Setup of the reference run:
==> flow/design.v <==
module signed_mult_1_17 (out, a, b);
	output 	signed  [17:0]	out;
	input 	signed	[17:0] 	a;
	input 	signed	[17:0] 	b;
	wire 	signed	[35:0]	mult_out;
	assign mult_out = a * b;
	assign out = {mult_out[35], mult_out[33:17]};
endmodule
module OneNode(output signed [17:0] u_2_mid,    
	       input clock,		        
	       input reset,		        
	       input signed [17:0] u_hit_mid,   
	       input signed [17:0] u_1_right,   
	       input signed [17:0] u_1_left,     
	       input signed [17:0] u_1_up,      
	       input signed [17:0] u_1_down    
);  
    reg signed [17:0] u_0_mid_temp;		 
    reg signed [17:0] u_1_mid_temp, u_1_right_temp, u_1_left_temp, u_1_up_temp, u_1_down_temp; 
    wire signed [17:0] temp1,temp2, temp3, temp4;
    parameter [17:0] rho = (1<<17)/20; 
    parameter [17:0] eta = (999<<17)/1000;
    always @ (posedge clock) 
    begin
	if (reset == 0)
	begin
	    u_1_mid_temp = u_hit_mid; 
	    u_0_mid_temp = u_1_mid_temp; 
	    u_1_right_temp = 0; 
	    u_1_left_temp = 0;
	    u_1_up_temp = 0;
	    u_1_down_temp = 0;
   	end
        else
	begin
	    u_0_mid_temp = u_1_mid_temp;  
            u_1_mid_temp = u_2_mid;	   
	    u_1_right_temp = u_1_right;   
	    u_1_left_temp = u_1_left;	   
	    u_1_up_temp = u_1_up;         
	    u_1_down_temp = u_1_down;     
	end
    end
    assign  temp1 = u_1_up_temp + u_1_down_temp + u_1_right_temp + u_1_left_temp - (u_1_mid_temp<<<2);
    signed_mult_1_17 mult_1(.out(temp2),
			    .a(temp1),
                            .b(rho)); 
    assign  temp4 = temp2 + (u_1_mid_temp<<<1) - temp3;
    signed_mult_1_17 mult_2(.out(temp3),
			    .a(u_0_mid_temp),
                            .b(eta)); 
    signed_mult_1_17 mult_3(.out(u_2_mid),
			    .a(temp4),
                            .b(eta)); 
endmodule
module multNodes
#(parameter SIZE = 10)
(output signed [SIZE*SIZE*18-1:0] u_2_mid,    
 input clock,
 input reset,		        
 input signed [SIZE*SIZE*18-1:0] u_hit_mid,   
 input signed [SIZE*SIZE*18-1:0] u_1_right,   
 input signed [SIZE*SIZE*18-1:0] u_1_left,     
 input signed [SIZE*SIZE*18-1:0] u_1_up,      
 input signed [SIZE*SIZE*18-1:0] u_1_down     
);
    genvar i,j,k;
    generate
	for (k = 1; k < SIZE-1; k = k + 1) begin: side
		OneNode nodeUp(.u_2_mid(u_2_mid[(((0)*SIZE+(k))*18) +: 18]),
			       .clock(clock),
		               .reset(reset),
	                       .u_hit_mid(u_hit_mid[(((0)*SIZE+(k))*18) +: 18]),
	                       .u_1_right(u_1_right[(((0)*SIZE+(k+1))*18) +: 18]),
	                       .u_1_left(u_1_left[(((0)*SIZE+(k-1))*18) +: 18]),
	                       .u_1_up(18'sd0),
	       	               .u_1_down(u_1_down[(((1)*SIZE+(k))*18) +: 18]));
		OneNode nodeDown(.u_2_mid(u_2_mid[(((SIZE-1)*SIZE+(k))*18) +: 18]),
			         .clock(clock),
		                 .reset(reset),
	                         .u_hit_mid(u_hit_mid[(((SIZE-1)*SIZE+(k))*18) +: 18]),
	                         .u_1_right(u_1_right[(((SIZE-1)*SIZE+(k+1))*18) +: 18]),
	                         .u_1_left(u_1_left[(((SIZE-1)*SIZE+(k-1))*18) +: 18]),
	                         .u_1_up(u_1_up[(((SIZE-2)*SIZE+(k))*18) +: 18]),
	       	                 .u_1_down(18'sd0));
		OneNode nodeLeft(.u_2_mid(u_2_mid[(((k)*SIZE+(0))*18) +: 18]),
			         .clock(clock),
		                 .reset(reset),
	                         .u_hit_mid(u_hit_mid[(((k)*SIZE+(0))*18) +: 18]),
	                         .u_1_right(u_1_right[(((k)*SIZE+(1))*18) +: 18]),
	                         .u_1_left(18'sd0),
	                         .u_1_up(u_1_up[(((k-1)*SIZE+(0))*18) +: 18]),
	       	                 .u_1_down(u_1_down[(((k+1)*SIZE+(0))*18) +: 18]));
		OneNode nodeRight(.u_2_mid(u_2_mid[(((k)*SIZE+(SIZE-1))*18) +: 18]),
			         .clock(clock),
		                 .reset(reset),
	                         .u_hit_mid(u_hit_mid[(((k)*SIZE+(SIZE-1))*18) +: 18]),
	                         .u_1_right(18'sd0),
	                         .u_1_left(u_1_left[(((k)*SIZE+(SIZE-2))*18) +: 18]),
	                         .u_1_up(u_1_up[(((k+1)*SIZE+(SIZE-1))*18) +: 18]),
	       	                 .u_1_down(u_1_down[(((k-1)*SIZE+(SIZE-1))*18) +: 18]));
	end
    endgenerate
    generate
	for (k = 0; k < SIZE; k = k + 10) begin: corner
		OneNode UpLeftCorner(.u_2_mid(u_2_mid[(((0)*SIZE+(k))*18) +: 18]),
			             .clock(clock),
		                     .reset(reset),
	                             .u_hit_mid(u_hit_mid[(((0)*SIZE+(k))*18) +: 18]),
	                             .u_1_right(u_1_right[(((0)*SIZE+(k+1))*18) +: 18]),
	                             .u_1_left(18'sd0),
	                             .u_1_up(18'sd0),
	       	                     .u_1_down(u_1_down[(((1)*SIZE+(k))*18) +: 18]));
		OneNode UpRightCorner(.u_2_mid(u_2_mid[(((k)*SIZE+(SIZE-1))*18) +: 18]),
			             .clock(clock),
		                     .reset(reset),
	                             .u_hit_mid(u_hit_mid[(((k)*SIZE+(SIZE-1))*18) +: 18]),
	                             .u_1_right(18'sd0),
	                             .u_1_left(u_1_left[(((k)*SIZE+(SIZE-2))*18) +: 18]),
	                             .u_1_up(18'sd0),
	       	                     .u_1_down(u_1_down[(((k+1)*SIZE+(SIZE-1))*18) +: 18]));
		OneNode DownLeftCorner(.u_2_mid(u_2_mid[(((SIZE-1)*SIZE+(k))*18) +: 18]),
			               .clock(clock),
		                       .reset(reset),
	                               .u_hit_mid(u_hit_mid[(((SIZE-1)*SIZE+(k))*18) +: 18]),
	                               .u_1_right(u_1_right[(((SIZE-1)*SIZE+(k+1))*18) +: 18]),
	                               .u_1_left(18'sd0),
	                               .u_1_up(u_1_up[(((SIZE-2)*SIZE+(k))*18) +: 18]),
	       	                      .u_1_down(18'sd0));
		OneNode DownRightCorner(.u_2_mid(u_2_mid[(((SIZE-1)*SIZE+(SIZE-1))*18) +: 18]),
			                .clock(clock),
		                        .reset(reset),
	                                .u_hit_mid(u_hit_mid[(((SIZE-1)*SIZE+(SIZE-1))*18) +: 18]),
	                                .u_1_right(18'sd0),
	                                .u_1_left(u_1_left[(((SIZE-1)*SIZE+(SIZE-2))*18) +: 18]),
	                                .u_1_up(u_1_up[(((SIZE-2)*SIZE+(SIZE-1))*18) +: 18]),
	       	                        .u_1_down(18'sd0));
	end
    endgenerate
    generate
	for (i = 1; i < SIZE-1; i = i + 1) begin: row
	    for (j = 1; j < SIZE-1; j = j + 1) begin: col
		OneNode node(.u_2_mid(u_2_mid[(((i)*SIZE+(j))*18) +: 18]),
			     .clock(clock),
		             .reset(reset),
	                     .u_hit_mid(u_hit_mid[(((i)*SIZE+(j))*18) +: 18]),
	                     .u_1_right(u_1_right[(((i)*SIZE+(j+1))*18) +: 18]),
	                     .u_1_left(u_1_left[(((i)*SIZE+(j-1))*18) +: 18]),
	                     .u_1_up(u_1_up[(((i-1)*SIZE+(j))*18) +: 18]),
	       	             .u_1_down(u_1_down[(((i+1)*SIZE+(j))*18) +: 18]));
	    end
	end
    endgenerate
endmodule
module drum_grid
(input clock,
 input reset,                      
 input  [3*3*18-1:0] u_hit,        
 output [3*3*18-1:0] u_out         
);
    localparam SIZE = 3;
    wire signed [SIZE*SIZE*18-1:0] u_2_mid;
    multNodes #(.SIZE(SIZE)) grid(.u_2_mid(u_2_mid),
		  .clock(clock),
 	          .reset(reset),
 	          .u_hit_mid(u_hit),
 	          .u_1_right(u_2_mid),
 	          .u_1_left(u_2_mid),
 	          .u_1_up(u_2_mid),
 	          .u_1_down(u_2_mid));
    assign u_out = u_2_mid;
endmodule
make LEC_CHECK=0 CAP_MARGIN=20 CORE_ASPECT_RATIO=1.74 CORE_MARGIN=2 CORE_UTILIZATION=51 CTS_CLUSTER_SIZE=11 GPL_ROUTABILITY_DRIVEN=0 GPL_TIMING_DRIVEN=0 MAX_ROUTING_LAYER=met5 PLACE_DENSITY=0.44 SLEW_MARGIN=20 TNS_END_PERCENT=5 finish   # period 35.2 ns
run.sh (not shown) runs the stock make flow with config.mk's settings and CLKGATE_MAP_FILE=.
The reference run: done, clean on timing, DRC and antenna
diff inputs: the reference run => the trial run
diff --git a/flow/config.mk b/flow/config.mk
--- a/flow/config.mk
+++ b/flow/config.mk
@@ -9 +8,0 @@
-export CORE_ASPECT_RATIO = 1.74
@@ -11,4 +10,2 @@
-export CORE_UTILIZATION = 51
-export CTS_CLUSTER_SIZE = 11
-export GPL_ROUTABILITY_DRIVEN = 0
-export GPL_TIMING_DRIVEN = 0
+export CORE_UTILIZATION = 67
+export GPL_TIMING_DRIVEN = 1
@@ -16 +13 @@
-export PLACE_DENSITY = 0.44
+export SETUP_SLACK_MARGIN = 5.0
@@ -18 +15 @@
-export TNS_END_PERCENT = 5
+export TNS_END_PERCENT = 75
==> flow/constraint.sdc <==
create_clock -name core_clock -period 24.3 [get_ports {clock}]
set_input_delay 4.8600 -clock core_clock [delete_from_list [all_inputs] [get_ports {clock}]]
set_output_delay 4.8600 -clock core_clock [all_outputs]
set_load 0.01 [all_outputs]
Comparing the reference run and the trial run, number of placement rows is higher on the reference run. On combinational fraction of the cell area: between the reference run and the trial run, it ends up higher for the reference run. Compare the reference run and the trial run | worst setup slack higher: the reference run. Per the comparison of the trial run with the reference run, placeable core region lost about 24%, clock skew fell by 14 ps.

// drum_grid: RTL as listed in full above, without the edits since
clock: 15.6 ns
lec_check: 0
cap_margin: 20
core_margin: 2
core_utilization: 61
cts_cluster_diameter: 38
cts_cluster_size: 48
hold_slack_margin: 0.3
setup_slack_margin: 4.59
slew_margin: 20
The starting point completed and failed the layout checks on antenna rules, setup timing.
Then changed:
Settings changed: CORE_UTILIZATION 61 to 72, CTS_CLUSTER_DIAMETER 38 to unset, CTS_CLUSTER_SIZE 48 to unset, HOLD_SLACK_MARGIN 0.3 to unset, PLACE_DENSITY_LB_ADDON set to 0.08, SETUP_SLACK_MARGIN 4.59 to unset.
Clock period 15.6 ns to 20.3 ns, I/O delays scaled along.
Outcome:
- Now the flow completed and failed the layout checks on setup timing
- via count fell by 3.8%
- worst hold slack got worse by 0.0073 ns
- worst setup slack is better by 3.1 ns
- core utilization rose by 4.0 points
Then changed:
Settings changed: CORE_UTILIZATION 72 to 40, PLACE_DENSITY_LB_ADDON 0.08 to unset, SETUP_SLACK_MARGIN set to -2.0.
Clock period 20.3 ns to 24.3 ns, I/O delays scaled along.
The changed run finished but fails on setup timing.
Die size climbs by 79%.
Worst setup slack is better by 0.86 ns.
Synthesized cell count stays the same.
Core utilization drops by 42 points.
Non-clock buffer count drops by 1804.
Wire length drops by about 7%.
Cell count climbs by about 4.3%.
Then changed:
Settings changed: ABC_AREA set to 1, CORE_ASPECT_RATIO set to 1.52, CORE_MARGIN 2 to 7, CTS_CLUSTER_DIAMETER set to 317, SETUP_SLACK_MARGIN -2.0 to 5.0.
Clock period 24.3 ns to 25.0 ns, I/O delays scaled along.
Result: Now the flow ran to the end with no violations. Die area increases by 7.4%. Setup slack gains 4.5 ns. Wire length climbs by 25%.
Then changed:
Settings changed: ABC_AREA 1 to unset, CORE_ASPECT_RATIO 1.52 to unset, CORE_MARGIN 7 to 2, CORE_UTILIZATION 40 to 71, CTS_CLUSTER_DIAMETER 317 to unset, SETUP_SLACK_MARGIN 5.0 to unset.
Clock period 25.0 ns to 20.5 ns, I/O delays scaled along.
This time the run produced a layout that fails on setup timing.
Routed wire length shrinks by about a fifth.
Synthesized area decreases by a few percent.
Die size drops by well over a third.
Final cell count came out lower by about a fifth.
Design area went down by roughly a tenth.
Hold slack degrades by 0.0047 ns.
Then changed:
Settings changed: CORE_UTILIZATION 71 to 58, CTS_CLUSTER_DIAMETER set to 38, CTS_CLUSTER_SIZE set to 48, SETUP_SLACK_MARGIN set to 4.59.
Clock period 20.5 ns to 15.6 ns, I/O delays scaled along.
- The changed run reached the layout checks and failed them: setup timing
- cell area goes up by about a fifth
- via count climbs by a few percent
- area after synthesis stays the same
- routed wire length goes up by a few percent
